==> run a <==
==> flow/design.v <==
module s_mem(input logic [7:0] address, input logic clock, input logic [7:0] data,
             input logic wren, output logic [7:0] q);
    logic [7:0] mem [0:255];
    always_ff @(posedge clock) begin
        if (wren) begin
            mem[address] <= data;
            q <= data;
        end
        else q <= mem[address];
    end
endmodule
module init(input logic clk, input logic rst_n,
            input logic en, output logic rdy,
            output logic [7:0] addr, output logic [7:0] wrdata, output logic wren);
    logic high;
    logic [7:0] i;
    enum {WAIT,EXEC,DONE} state;
    always_ff @(posedge clk)begin
        if(rst_n == 0) begin
            state <= WAIT;
            high <= 0;
        end
        else unique case(state)
            WAIT:begin
                i <= 0;
                if(en) high <= 1;
                if(!en&& high)begin 
                    high <= 0;
                    state <= EXEC;
                end
            end
            EXEC:begin
                if(i<=255) begin
                    if(addr<255) state<= EXEC;
                    else state <= DONE;
                    i <= i+1;
                end
            end
            DONE:begin
                state <= WAIT;
                i<=0;
            end
        endcase 
    end
    always_comb begin
        wrdata = 0;
        addr = 0;
        rdy = 1;
        wren = 0;
        case(state)
            WAIT: begin
                wrdata = 0;
                addr = 0;
                if(!en&& high) rdy = 0;
                else rdy = 1;
                wren = 0;
            end
            EXEC:begin
                wrdata = i;
                addr = i;
                rdy = 0;
                if(en == 0)
                    wren = 1;
                else wren = 0;
            end
            DONE: begin
                wrdata = 0;
                addr = 0;
                rdy = 0;
                wren = 0;
            end
        endcase
    end
endmodule
module ksa(input logic clk, input logic rst_n,
           input logic en, output logic rdy,
           input logic [23:0] key,
           output logic [7:0] addr, input logic [7:0] rddata, output logic [7:0] wrdata, output logic wren);
    logic high;
    logic [7:0] i,j,si,sj,key0,key1,key2,temp_si;
    logic [3:0] what;
    enum {WAIT,RDSi,RDSj,WRSi,WRSj} state;
    always_ff @(posedge clk)begin
        if(rst_n == 0) begin
            state <= WAIT;
            high <= 0;
        end
        else unique case(state)
            WAIT:begin
                i <= 0;
                j <= 0;
                si <=0;
                sj <=0;
                if(en) high <= 1;
                if(!en && high)begin 
                    high <= 0;
                    state <= RDSi;
                end
            end
            RDSi:begin
                state <= RDSj;
            end
            RDSj:begin
                si <= rddata;
                case (i % 3)
                    0: j <= (j + temp_si + key[23:16]) % 256;  
                    1: j <= (j + temp_si + key[15:8]) % 256;   
                    2: j <= (j + temp_si + key[7:0]) % 256;   
                endcase
                state <= WRSj;
            end
            WRSj:begin 
                sj<=rddata;
                state <= WRSi;
            end
            WRSi:begin
                if(i<255) begin
                    state <= RDSi;
                    i <= i+1;
                end
                else state <= WAIT;
            end
        endcase 
    end
    always_comb begin
        temp_si = 0;
        wrdata = 0;
        addr = 0;
        rdy = 0;
        wren = 0;
        case(state)
            WAIT:begin
                wrdata = 0;
                addr = 0;
                rdy = 1;
                wren = 0;
            end
            RDSi:begin
                wrdata = 0;
                addr = i;
                rdy = 0;
                wren = 0;
            end
            RDSj:begin
                temp_si =rddata;
                wrdata = 0;
                case (i % 3)
                    0: addr = (j + temp_si + key[23:16]) % 256;  
                    1: addr = (j + temp_si + key[15:8]) % 256;   
                    2: addr = (j + temp_si + key[7:0]) % 256;   
                endcase
                rdy = 0;
                wren = 0;
            end
            WRSj:begin
                wrdata = si;
                addr = j;
                rdy = 0;
                wren = 1;
            end
            WRSi:begin
                wrdata = sj;
                addr = i;
                rdy = 0;
                wren = 1;
            end
        endcase
    end
endmodule
module prga(input logic clk, input logic rst_n,
            input logic en, output logic rdy,
            input logic [23:0] key,
            output logic [7:0] s_addr, input logic [7:0] s_rddata, output logic [7:0] s_wrdata, output logic s_wren,
            output logic [7:0] ct_addr, input logic [7:0] ct_rddata,
            output logic [7:0] pt_addr, input logic [7:0] pt_rddata, output logic [7:0] pt_wrdata, output logic pt_wren);
    logic high;
    logic [7:0] pad [255:0];
    logic [7:0] i,j,k,si,sj,msg_len,ctk,temp_si;
    logic [3:0] what;
    enum {WAIT,RDSi,RDSj,WRSi,WRSj,SETj,GETSj,MSG_LEN,GET_LEN,PADk,RDPADk, 
    PT_LEN,RDCTk, GETCTk, WRPTk} state;
    always_ff @(posedge clk)begin
        if(rst_n == 0) begin
            state <= WAIT;
            high <= 0;
        end
        else unique case(state)
            WAIT:begin
                i <= 0;
                j <= 0;
                k <= 1;
                si <=0;
                sj <=0;
                pad[i] <= 8'h0;
                if(en) high <= 1;
                if(!en && high)begin 
                    high <= 0;
                    state <= MSG_LEN;
                end
            end
            MSG_LEN:begin
                state <= GET_LEN;
            end
            GET_LEN:begin
                msg_len <= ct_rddata;
                state <=RDSi;
            end
            RDSi:begin
                if(msg_len != 0) begin 
                    i <= (i+1) % 256;
                end
                state <=SETj;
            end
            SETj:begin
                si <= s_rddata;
                j <= (j + temp_si) % 256; 
                state <= RDSj;
            end
            RDSj:begin
                state <= GETSj;
            end
            GETSj:begin
                sj<=s_rddata;
                state <= WRSj;
            end
            WRSj:begin 
                state <= WRSi;
            end
            WRSi:begin
                state <= RDPADk;
            end
            RDPADk:begin
                state <= PADk;
            end
            PADk:begin
                pad[k] <= s_rddata;
                if(k<msg_len) begin
                    state <= RDSi;
                    k <= k + 1;
                end
                else begin
                    state <= PT_LEN;
                    k<=1;
                end
            end
            PT_LEN:begin
               if(msg_len == 0) state <= WAIT;
               else state <= RDCTk;
            end
            RDCTk:begin
                state <= GETCTk;
            end
            GETCTk:begin
                ctk <= ct_rddata;
                state <= WRPTk;
            end
            WRPTk:begin
                if(k<msg_len) begin
                    state <= RDCTk;
                    k <= k + 1;
                end
                else state <= WAIT;
            end
        endcase 
    end
    always_comb begin
        s_wrdata = 8'b0;
        s_addr = 8'b0;
        s_wren = 1'b0;
        ct_addr = 8'b0;
        pt_wrdata = 8'b0;
        pt_addr = 8'b0;
        pt_wren = 1'b0;
        rdy = 1'b0;
        temp_si = 0;
        case(state)
            WAIT:begin
                s_wrdata = 0;
                s_addr = 0;
                rdy = 1;
                s_wren = 0;
            end
            MSG_LEN:begin
                ct_addr = i;
                rdy = 0;
            end
            GET_LEN:begin
                ct_addr = i;
                rdy = 0;
            end
            RDSi:begin
                s_wrdata = 0;
                s_addr = (i+1) % 256;
                rdy = 0;
                s_wren = 0;
            end
            SETj:begin
                temp_si = s_rddata;
                s_wrdata = 0;
                s_addr = i;
                rdy = 0;
                s_wren = 0;
            end
            RDSj:begin
                s_wrdata = 0;
                s_addr = j;
                rdy = 0;
                s_wren = 0;
            end
            GETSj:begin
                s_wrdata = 0;
                s_addr = j;
                rdy = 0;
                s_wren = 0;
            end
            WRSj:begin
                s_wrdata = si;
                s_addr = j;
                rdy = 0;
                s_wren = 1;
            end
            WRSi:begin
                s_wrdata = sj;
                s_addr = i;
                rdy = 0;
                s_wren = 1;
            end
            RDPADk:begin
                s_wrdata = 0;
                s_addr = (sj+si) % 256;
                rdy = 0;
                s_wren = 0;
            end
            PADk:begin
                s_wrdata = 0;
                s_addr = (sj+si) % 256;
                rdy = 0;
                s_wren = 0;
            end
            PT_LEN:begin
                pt_wrdata = msg_len;
                pt_addr = 0;
                rdy = 0;
                pt_wren = 1;
            end
            RDCTk:begin
                ct_addr = k;
                rdy = 0;
            end
            GETCTk:begin
                ct_addr = k;
                rdy = 0;
            end
            WRPTk:begin
                pt_wrdata = pad[k] ^ ctk; 
                pt_addr = k;
                rdy = 0;
                pt_wren = 1;
            end
        endcase
    end
endmodule
module arc4(input logic clk, input logic rst_n,
            input logic en, output logic rdy,
            input logic [23:0] key,
            output logic [7:0] ct_addr, input logic [7:0] ct_rddata,
            output logic [7:0] pt_addr, input logic [7:0] pt_rddata, output logic [7:0] pt_wrdata, output logic pt_wren);
    logic[7:0] ADDR,WRDATA,Q,ksaADDR,ksaWRDATA,initADDR,initWRDATA,
    prgaADDR,prgaWRDATA;
    logic WREN,ksaWREN,initWREN,initEN,ksaEN,ksaRDY,initRDY,
    prgaEN,prgaRDY,prgaWREN;
    logic high,startflag,initflag,ksaflag,prgaflag;
    enum {WAIT,EXEC,DONE} state;
    always_ff @(posedge clk)begin
        if(rst_n == 0) begin
            state <= WAIT;
            high <= 0; startflag <= 0; initflag <= 0; ksaflag <= 0; prgaflag <= 0;
            initEN <= 0; ksaEN <= 0; prgaEN <= 0;
        end
        else unique case(state)
            WAIT:begin
                if(en) high <= 1;
                if(!en&& high)begin 
                    high <= 0;
                    state <= EXEC;
                    startflag<=1;
                end
            end
            EXEC:begin
                if(startflag) begin 
                    initEN <= 1;
                    startflag <=0;
                end                   
                else initEN <= 0;
                if(!initRDY) initflag <= 1;
                if(initflag && initRDY) begin 
                    initflag <= 0;
                    ksaEN <=1;
                end
                else ksaEN <= 0;
                if(!ksaRDY) ksaflag <= 1;
                if(ksaflag && ksaRDY) begin 
                    ksaflag <= 0;
                    prgaEN <=1;
                end
                else prgaEN <= 0;
                if(!prgaRDY) prgaflag <= 1;
                if(prgaflag && prgaRDY) begin 
                    prgaflag <= 0;
                    state <= WAIT;
                end
                else state <= EXEC;
            end
        endcase 
    end
    always_comb begin
        case(state)
            WAIT: rdy = 1;
            EXEC: rdy = 0;
            default: rdy = 1;
        endcase
    end
    assign WREN = (initRDY & ksaRDY) ? prgaWREN:(initRDY ? ksaWREN : initWREN);
    assign ADDR = (initRDY & ksaRDY) ? prgaADDR:(initRDY ? ksaADDR : initADDR);
    assign WRDATA = (initRDY & ksaRDY) ? prgaWRDATA:(initRDY ? ksaWRDATA : initWRDATA);
    s_mem s(.address(ADDR), .clock(clk), .data(WRDATA), .wren(WREN), .q(Q));
    init i(.clk(clk), .rst_n(rst_n), .en(initEN), .rdy(initRDY),
        .addr(initADDR),.wrdata(initWRDATA),.wren(initWREN));
    ksa k(.clk(clk),.rst_n(rst_n),
        .en(ksaEN), .rdy(ksaRDY),
        .key(key), .addr(ksaADDR), .rddata(Q), .wrdata(ksaWRDATA), .wren(ksaWREN));
    prga p(.clk(clk), .rst_n(rst_n), .en(prgaEN), .rdy(prgaRDY),.key(key),.s_addr(prgaADDR),.s_rddata(Q),
    .s_wrdata(prgaWRDATA),.s_wren(prgaWREN),.ct_addr(ct_addr), .ct_rddata(ct_rddata), .pt_addr(pt_addr), .pt_rddata(pt_rddata), 
    .pt_wrdata(pt_wrdata), .pt_wren(pt_wren));
endmodule
==> flow/run.sh <==
#!/bin/bash
# the make line also repeats each setting of config.mk as NAME=value (left out here)
make -C /OpenROAD-flow-scripts/flow DESIGN_CONFIG=/design/flow/config.mk WORK_HOME=/design/flow/orfs CLKGATE_MAP_FILE= finish
==> flow/config.mk <==
export PLATFORM = sky130hd
export DESIGN_NAME = arc4
export DESIGN_NICKNAME = arc4
export VERILOG_FILES = /design/flow/design.v
export SDC_FILE = /design/flow/constraint.sdc
export NUM_CORES = 4
export LEC_CHECK = 0
export CAP_MARGIN = 35
export CELL_PAD_IN_SITES_DETAIL_PLACEMENT = 0
export CELL_PAD_IN_SITES_GLOBAL_PLACEMENT = 0
export CORE_ASPECT_RATIO = 0.67
export CORE_MARGIN = 5
export CORE_UTILIZATION = 15
export CTS_CLUSTER_DIAMETER = 370
export GPL_ROUTABILITY_DRIVEN = 1
export MAX_ROUTING_LAYER = met4
export MIN_ROUTING_LAYER = met1
export PLACE_DENSITY_LB_ADDON = 0.25
export SLEW_MARGIN = 20
export TNS_END_PERCENT = 40
==> flow/constraint.sdc <==
create_clock -name core_clock -period 9.48 [get_ports {clk}]
set_input_delay 1.8960 -clock core_clock [delete_from_list [all_inputs] [get_ports {clk}]]
set_output_delay 1.8960 -clock core_clock [all_outputs]
set_load 0.01 [all_outputs]
==> run b (differences from run a) <==
Settings changed: CAP_MARGIN 35 to 20, CELL_PAD_IN_SITES_DETAIL_PLACEMENT 0 to not set, CORE_ASPECT_RATIO 0.67 to not set, CORE_MARGIN 5 to 8, CORE_UTILIZATION 15 to 25, CTS_CLUSTER_DIAMETER 370 to not set, HOLD_SLACK_MARGIN set to -0.08, MAX_ROUTING_LAYER met4 to not set, MIN_ROUTING_LAYER met1 to not set, PLACE_DENSITY_LB_ADDON 0.25 to 0.26, SETUP_SLACK_MARGIN set to -0.21, SLEW_MARGIN 20 to 5, TNS_END_PERCENT 40 to not set.
==> flow/constraint.sdc (replaced) <==
create_clock -name core_clock -period 12.7 [get_ports {clk}]
set_input_delay 2.5400 -clock core_clock [delete_from_list [all_inputs] [get_ports {clk}]]
set_output_delay 2.5400 -clock core_clock [all_outputs]
set_load 0.01 [all_outputs]
==> run c (differences from run a) <==
Settings changed: CELL_PAD_IN_SITES_GLOBAL_PLACEMENT 0 to 1, CORE_MARGIN 5 to 2, CORE_UTILIZATION 15 to 63, MAX_ROUTING_LAYER met4 to met5, PLACE_DENSITY_LB_ADDON 0.25 to not set, TNS_END_PERCENT 40 to not set.
==> flow/constraint.sdc (replaced) <==
create_clock -name core_clock -period 4.78 [get_ports {clk}]
set_input_delay 0.9560 -clock core_clock [delete_from_list [all_inputs] [get_ports {clk}]]
set_output_delay 0.9560 -clock core_clock [all_outputs]
set_load 0.01 [all_outputs]
==> results <==
- Run b went through all stages and came out clean. Run c reached the layout checks and failed them: negative setup slack. Run a completed with no timing, DRC or antenna violations.
- First-iteration DRC count: run b < run a < run c.
- In run c the die size is lower than in run b, by 61%.
- Against run a, the clock skew of run b is lower by 130 ps.
- Non-clock buffer count: run b < run a < run c.
- Count of clock-buffer cells in the layout, highest first: run a, run b, run c.
- The highest core utilization belongs to run c, the lowest to run a.
- Routed wire length, lowest first: run b, run c, run a.
- The highest global-route usage belongs to run c, the lowest to run a.
- The highest cell area belongs to run a, the lowest to run b.
- The highest hold slack belongs to run b, the lowest to run a.
==> figures <==
Run status: run c complete, but fails checks; run a no timing/DRC/antenna violations; run b no timing/DRC/antenna violations
Reasons for failing layout checks: run c negative setup slack; run a -; run b -
DP Wirelength: run c 297,000 um; run a 332,000 um; run b 274,000 um
Clock distribution area overhead in the final layout: run c 6.26%; run a 6.75%; run b 7.29%
N_taps: run c 3,532; run a 14,880; run b 8,938
Global-route usage over all layers: run c 33.5%; run a 8.93%; run b 12.2%
Largest incremental delay on the critical path: run c 530 ps; run a 410 ps; run b 840 ps
Most frequent cell on the critical path: run c -; run a buf_4; run b ha_1
Combinational cell fraction of total power: run c 2.1%; run a 1.8%; run b 1.6%
Number of endpoints failing setup at the final stage: run c 2,670; run a 0; run b 0
Share of the core filled with cells: run c 74.4%; run a 18.6%; run b 29.3%
Total number of vias: run c 87,770; run a 81,866; run b 79,695
Crit path DRT: run c 5380 ps; run a 10,140 ps; run b 13,400 ps
Chip height: run c 427 um; run a 878 um; run b 837 um
Launch instance of the worst min-delay path: run c i.state[1]; run a i.state[1]; run b p.state[3]
Worst Slack Setup Final: run c -3160 ps; run a 485 ps; run b 1370 ps
Global routing usage on met2: run c 43.8%; run a 12.1%; run b 20.6%
Horiz. Die Dim: run c 636 um; run a 1300 um; run b 837 um
Design Area, Final: run c 198,000 um2; run a 208,000 um2; run b 197,000 um2
Fraction of power consumed by the clock network: run c 42.3%; run a 45.1%; run b 45.0%
Multi-input combinational area share: run c 20.9%; run a 19.2%; run b 20.2%
Largest fanout on the critical path: run c 45; run a 16; run b 23
Worst reg-to-reg path cell count: run c 38; run a 42; run b 35
Power is estimated from default activity; no workload was simulated.
